Setup of job 101:
// TCAM_TOP
module TCAM_TOP (
        input                   CLK
       ,input                   RESET
       ,input                   SEARCH
       ,input                   SETTING
       ,input   [DATA_BITS-1:0] KEY
       ,input   [IDWID-1:0]     SETTING_ID
       ,input   [MASKWID-1:0]   SETTING_MASKID
       ,input   [IDWID-1:0]     SETTING_PRIORITY
       ,output  [IDWID-1:0]     RULEID
       ,output                  SETTING_COMPLETE
       ,output                  SEARCH_COMPLETE
       ,output                  MISMATCH
       ,input                     DDR3_AVL_INIT
       ,input   [SDRAM_DATA-1:0]  DDR3_AVL_READDATA
       ,input                     DDR3_AVL_WAITREQUEST
       ,input                     DDR3_AVL_READDATAVALID
       ,output                    DDR3_AVL_READ
       ,output                    DDR3_AVL_WRITE
       ,output  [SDRAM_ADDR-1:0]  DDR3_AVL_ADDRESS
       ,output  [SDRAM_DATA-1:0]  DDR3_AVL_WRITEDATA
       ,output                    DDR3_AVL_BURSTCOUNT
       ,output                    DDR3_AVL_INITCOMPLETE
	);
    parameter   DATA_BITS = 128;  
    parameter   FRAGMENTS = 8;	 
    parameter   FRAG_BITS = 3;	 
    parameter   IDWID     = 16;   
    parameter   MASKWID   = 18;
    parameter   SDRAM_ADDR = 19;
    parameter   SDRAM_DATA = 256;
    localparam  FRAG_WID  = (DATA_BITS/FRAGMENTS);
    localparam  ADDR_WID  = FRAG_BITS+FRAG_WID;
    localparam  PRIOWID   = IDWID;
  ...
Size: about 3,200 flip-flops.
Settings: LEC_CHECK=0, ABC_AREA=1, CAP_MARGIN=20, CELL_PAD_IN_SITES_DETAIL_PLACEMENT=2, CORE_MARGIN=10, CORE_UTILIZATION=65, CTS_CLUSTER_DIAMETER=307, CTS_CLUSTER_SIZE=48, GPL_ROUTABILITY_DRIVEN=1, MAX_ROUTING_LAYER=met5, PLACE_DENSITY_LB_ADDON=0.24, SETUP_SLACK_MARGIN=0.1, SLEW_MARGIN=20; clock period 4.66 ns.
run.sh (not shown) runs the stock make flow with config.mk's settings and CLKGATE_MAP_FILE=.
Job 101 | ERROR | 3_5_place_dp
Edits applied to the flow inputs when going from job 101 to job 102:
- CORE_UTILIZATION changed from 65 to 60
- CORE_MARGIN changed from 10 to 2
- MAX_ROUTING_LAYER changed from met5 to met4
- CELL_PAD_IN_SITES_DETAIL_PLACEMENT removed (was 2)
- CTS_CLUSTER_DIAMETER removed (was 307)
- CTS_CLUSTER_SIZE changed from 48 to 57
- PLACE_DENSITY_LB_ADDON removed (was 0.24)
- SETUP_SLACK_MARGIN removed (was 0.1)
- the clock period (ns, I/O delays scaled along) changed from 4.66 to 2.15
==> comparison <==
Reported for job 102 and job 101, count of flip-flops with a built-in enable after synthesis turned out identical to the last digit.
Simple-gate portion of the synthesized area came out exactly the same in job 102 and job 101.
Summary of job 102 over job 101: synthesis area per yosys shows no meaningful change, pre-placement core utilization shows a reduction of 5.1 points, die size shows no meaningful change, cell count after synthesis shows no meaningful change.
[compare] base=job 101 new=job 102: standard cell core area increased 8.4%; placer's final routability congestion estimate increased about 0.53%.
[compare] base=job 101 new=job 102: die extent in y shows no meaningful change, number of cell rows shows an increase of 6.
Job 102 completed every stage of the flow, and the final layout passed the timing, DRC and antenna checks.
The horizontal extent of the die was comparable across job 102 and job 101.

========
Starting RTL as in the previous note.
export LEC_CHECK = 0
export CAP_MARGIN = 20
export CORE_MARGIN = 2
export CORE_UTILIZATION = 70
export CTS_CLUSTER_DIAMETER = 204
export SETUP_SLACK_MARGIN = 0.86
export SLEW_MARGIN = 20
create_clock -name core_clock -period 3.33 [get_ports {CLK}]
==> next run, changes <==
CORE_UTILIZATION = 63   (was 70)
CTS_CLUSTER_DIAMETER = default   (was 204)
SETUP_SLACK_MARGIN = default   (was 0.86)
clock period = 5.62 ns   (was 3.33 ns; I/O delays follow)
- setup slack gets better by 0.82 ns
- register-to-register slack gets better by 1.9 ns
- cell area falls by 0.76%
==> next run, changes <==
CORE_UTILIZATION = 67   (was 63)
CTS_CLUSTER_DIAMETER = 204   (was default)
clock period = 6.75 ns   (was 5.62 ns; I/O delays follow)
Effect:
- sequential share of layout area is about the same
- first-iteration DRC count shrinks by a few percent
- synthesized cell count is unchanged
- total power shrinks by about a fifth
- final cell count shrinks slightly
- wire length grows slightly
- global-route usage grows by 1.8 points
Power is estimated from default activity; no workload was simulated.
